Setup of run A:
// alu_top
module alu_top(clk, a, b, op, out, carry_out, over_flow, zero);
export LEC_CHECK = 0
export ABC_AREA = 0
export CAP_MARGIN = 35
export CORE_MARGIN = 2
export CORE_UTILIZATION = 66
export CTS_CLUSTER_SIZE = 15
export SLEW_MARGIN = 20
create_clock -name core_clock -period 12.4 [get_ports {clk}]
run.sh (not shown) runs the stock make flow with config.mk's settings and CLKGATE_MAP_FILE=.
In run A the implementation completed, yet the final layout does not meet the checks, the culprit being setup timing.
Edits applied to the flow inputs when going from run A to run B:
Settings: a deleted ABC_AREA that had been 0; a change of CORE_UTILIZATION from 66 to 18; a change of CAP_MARGIN from 35 to 20; a deleted CTS_CLUSTER_SIZE that had been 15; a change of the clock period (ns, I/O delays scaled along) from 12.4 to 14.2.
--- outcome ---
- Run B completed end to end with timing, DRC and antenna clean.
- The flow for run A finished, though final verification flagged setup timing.
- In the reports for run A and run B, the smaller portion of the clock cycle consumed by the worst path in the final layout belongs to run B.
- Area enclosed by the die boundary (run B vs. run A) increases by more than 100%
- Run B leaves more setup margin than run A.
- Comparing total instance count after detailed placement for run A and run B, the bigger number came from run B.
- Taking run B as 1.0, run A lands at 0.53 on die height.
- Run A → run B: peak ir drop on the vdd network decreased by about 50% relative to the old numbers; switching share of power decreased by 1.2 points relative to the old numbers; worst stage delay on the critical path decreased by 0.02 ns relative to the old numbers; power share of the combinational group decreased by 5.5 points relative to the old numbers.

---

alu_top again, from the RTL that the note above started with.
==> flow/config.mk <==
export PLATFORM = sky130hd
export DESIGN_NAME = alu_top
export DESIGN_NICKNAME = alu_top
export VERILOG_FILES = /design/flow/design.v
export SDC_FILE = /design/flow/constraint.sdc
export NUM_CORES = 4
export LEC_CHECK = 0
export CAP_MARGIN = 20
export CELL_PAD_IN_SITES_DETAIL_PLACEMENT = 1
export CORE_MARGIN = 2
export CORE_UTILIZATION = 40
export SLEW_MARGIN = 20
export TNS_END_PERCENT = 10
==> flow/constraint.sdc <==
create_clock -name core_clock -period 14.5 [get_ports {clk}]
set_input_delay 2.9000 -clock core_clock [delete_from_list [all_inputs] [get_ports {clk}]]
set_output_delay 2.9000 -clock core_clock [all_outputs]
set_load 0.01 [all_outputs]
The first run passed the timing, design-rule and antenna checks.
Change:
- CELL_PAD_IN_SITES_DETAIL_PLACEMENT: 1 -> unset
- TNS_END_PERCENT: 10 -> unset
- clock period: 14.5 -> 21.7 ns (I/O delays scaled with it)
What happened: The new run produced a clean layout. Wire length decreases by about 15%. Via count falls by about 3.7%. Cell count goes down by about 2.5%.
Change:
- CORE_UTILIZATION: 40 -> 61
- clock period: 21.7 -> 7.16 ns (I/O delays scaled with it)
Result: The changed run completed, yet does not pass: negative setup slack; die area decreases by 33%; maximum frequency increases by 25%; hold slack improved by 0.019 ns.
Change:
- CORE_UTILIZATION: 61 -> 72
- CTS_CLUSTER_DIAMETER: unset -> 100
- CTS_CLUSTER_SIZE: unset -> 14
- HOLD_SLACK_MARGIN: unset -> -0.08
- PLACE_DENSITY: unset -> 0.39
- SETUP_SLACK_MARGIN: unset -> 1.0
The changed run ended with an error in 4_1_cts (DPL-0033); synthesized area is unchanged; synthesized cell count is unchanged; die size drops by about a fifth.

---

build 30:
Starting RTL as in the previous note.
==> flow/design.v (excerpt) <==
module alu_top(clk, a, b, op, out, carry_out, over_flow, zero);
Settings: LEC_CHECK=0, CAP_MARGIN=20, CORE_ASPECT_RATIO=0.5, CORE_MARGIN=6, CORE_UTILIZATION=58, CTS_CLUSTER_DIAMETER=305, CTS_CLUSTER_SIZE=98, PLACE_DENSITY=0.88, SLEW_MARGIN=20, TNS_END_PERCENT=10; clock period 14.5 ns.
Changes in build 38 relative to build 30:
Settings: swapping 20 for 10 in CAP_MARGIN; putting CELL_PAD_IN_SITES_DETAIL_PLACEMENT at 1 where nothing was set; clearing CTS_CLUSTER_SIZE, which used to be 98; swapping 6 for 2 in CORE_MARGIN; swapping 0.88 for 0.54 in PLACE_DENSITY; swapping 20 for 25 in SLEW_MARGIN; clearing CTS_CLUSTER_DIAMETER, which used to be 305; putting HOLD_SLACK_MARGIN at 0.18 where nothing was set; putting ABC_AREA at 1 where nothing was set; swapping 0.5 for 1.53 in CORE_ASPECT_RATIO; swapping 10 for 95 in TNS_END_PERCENT; swapping 58 for 40 in CORE_UTILIZATION.
[summary]
Build 38 ended with every stage complete and zero timing, DRC or antenna violations. NOTE clock power build 30->build 38 increased by a little under 10%. [compare] base=build 30 new=build 38: sequential share of layout area now sits at about the same level; yosys synthesis chip area now sits lower; total power after layout now sits lower; wire length now sits higher; transition time at the pin with the least slew margin now sits lower. Changes observed in build 38 relative to build 30: number of nets produced by synthesis now sits higher, logic gate share of total power -3.2 points. Measured against each other, build 30 and build 38 differ in share of the clock period used by the worst path, the lower figure coming from build 38.
What build 31 does differently from build 38 at the input level:
Settings: swapping 25 for 20 in SLEW_MARGIN; clearing PLACE_DENSITY, which used to be 0.54; swapping 10 for 20 in CAP_MARGIN; clearing TNS_END_PERCENT, which used to be 95; clearing HOLD_SLACK_MARGIN, which used to be 0.18; clearing CELL_PAD_IN_SITES_DETAIL_PLACEMENT, which used to be 1; clearing CORE_ASPECT_RATIO, which used to be 1.53; clearing ABC_AREA, which used to be 1; swapping 14.5 for 14.2 in the clock period (ns, I/O delays scaled along).
==> comparison <==
Estimated wirelength of the detail-placed design, build 31 and build 38, lower one = build 31. | non-clock buffer share of cell area | build 31 vs build 38 | 0.65 points lower |. Area after synthesis in build 31 vs build 38: up 3.5%. Compared to build 38, build 31 has number of non-clock buffers in the layout 2 lower. Build 38 → build 31: design area +about 3%, final critical delay including setup and external delays now sits lower, setup slack saw a decrease, overall power consumption went up by 6.8%, area growth from synthesis to layout -0.75 points. Power consumed by combinational cells, build 31 vs build 38: up by a little under 10%.
#### Input delta (build 22 over build 31)
Settings: CTS_CLUSTER_DIAMETER: unset -> 256; CTS_CLUSTER_SIZE: unset -> 94; CORE_UTILIZATION: 40 -> 65; the clock period (ns, I/O delays scaled along): 14.2 -> 7.18.
Findings:
No crash in build 22: every stage finished, but the layout fails its final checks due to setup timing. Compared with build 31, build 22 degrades DRC marker count from the first detailed-route iteration. Comparing build 22 and build 31, die area is lower on build 22. The maximum single-stage delay on the critical path was comparable across build 22 and build 31.
Here is what was changed in the inputs of build 40 compared with build 22.
Settings: PLACE_DENSITY now 0.79, previously not set; CORE_UTILIZATION now 72, was 65; TNS_END_PERCENT now 10, previously not set; CTS_CLUSTER_SIZE now 99, was 94.
==> results <==
- Build 40 did not finish: a tool error stopped it during clock tree synthesis (4_1_cts).
- [compare] base=build 22 new=build 40: post-detailed-placement half-perimeter wirelength picked up an extra 2.2 mm; post-place instance area lost 1.1%.
- Overall die area: build 40 better than build 22
- Summary of build 40 over build 22: width of the die has decreased; final RePlAce weighted congestion now larger; height of the die lower; initial standard-cell utilization of the core now larger.
- Build 22 and build 40 ended up with roughly the same chip area from the yosys synthesis statistics.
- Worst setup slack after placement (lower): build 40

---

## north
alu_top again, from the RTL that the note above started with.
==> flow/config.mk <==
export PLATFORM = sky130hd
export DESIGN_NAME = alu_top
export DESIGN_NICKNAME = alu_top
export VERILOG_FILES = /design/flow/design.v
export SDC_FILE = /design/flow/constraint.sdc
export NUM_CORES = 4
export LEC_CHECK = 0
export ABC_AREA = 1
export CAP_MARGIN = 35
export CORE_MARGIN = 2
export CORE_UTILIZATION = 72
export CTS_CLUSTER_DIAMETER = 373
export CTS_CLUSTER_SIZE = 15
export HOLD_SLACK_MARGIN = 0.26
export PLACE_DENSITY = 0.8
export SLEW_MARGIN = 20
==> flow/constraint.sdc <==
create_clock -name core_clock -period 13.1 [get_ports {clk}]
set_input_delay 2.6200 -clock core_clock [delete_from_list [all_inputs] [get_ports {clk}]]
set_output_delay 2.6200 -clock core_clock [all_outputs]
set_load 0.01 [all_outputs]
In north the implementation ran to completion but is not tape-out ready, as the final checks report negative setup slack.
Inputs modified between north and south:
- ABC_AREA: 1 -> unset
- HOLD_SLACK_MARGIN: 0.26 -> unset
- CTS_CLUSTER_DIAMETER: 373 -> unset
- PLACE_DENSITY: 0.8 -> unset
- CAP_MARGIN: 35 -> 20
- CTS_CLUSTER_SIZE: 15 -> 99
- the clock period (ns, I/O delays scaled along): 13.1 -> 13.7
Findings:
Diff north -> south | die area | up by a few percent. south ended up with a lower timing-limited maximum frequency than north did. Nothing crashed in south and all stages finished; the problem is that the final layout failed, the offending checks being negative setup slack. The reported clock group power in south is 0.889 times that in north. Number of standard cells in the layout, taps in and fillers out for south is lower than for north. Taking north as the reference point, the post-detailed-route via-to-cell ratio of south rises by about 10%. A timing startpoint of the critical path of alu_core.b_inv$_DFF_P_ is what north shows, while alu_core.a_inv$_SDFF_PN0_ belongs to south. Lower setup TNS goes to south over north.
> inputs changed (south -> east)
- an added SETUP_SLACK_MARGIN of 1.72
- an added CTS_CLUSTER_DIAMETER of 256
- an added PLACE_DENSITY of 0.39
- a change of the clock period (ns, I/O delays scaled along) from 13.7 to 7.18
Findings:
FAIL for each of south and east. Completing all stages was not enough for south: its layout failed the final checks because of negative setup slack. east: aborted in 4_1_cts (tool error). Reported for south and east, chip footprint turned out identical to the last digit. Delta (east minus south): sequential share of the synthesized area shows no meaningful change, count of library flops with an enable pin level, number of placed instances with taps included now sits higher, yosys stat cell total was more or less identical. Compared east vs south, and half-perimeter wire length of the detailed placement result is up in east. east vs. south: proportion of synthesized flip-flops having asynchronous set or reset closely matched the old numbers; average cell area after synthesis closely matched the old numbers; instance area at placement increased by about 6% relative to the old numbers.
Inputs modified between east and west:
- a deleted SETUP_SLACK_MARGIN that had been 1.72
- a change of PLACE_DENSITY from 0.39 to 0.43
- an added ABC_AREA of 1
- a change of CORE_UTILIZATION from 72 to 65
- a change of CTS_CLUSTER_SIZE from 99 to 94
- an added CORE_ASPECT_RATIO of 1.43
[summary]
The runs compared here, east and west, all ended either early or with open violations. east failed in 4_1_cts with DPL-0038. west had finished all stages when the layout checks came back failing, citing negative setup slack. When west is measured against east, its cell count in the Yosys report turns out about 8% higher. Higher gate count after technology mapping was reported by west, not east. Relative to east, multiplexer share of the synthesized area has gone down in west.
Power and IR drop assume default switching activity.
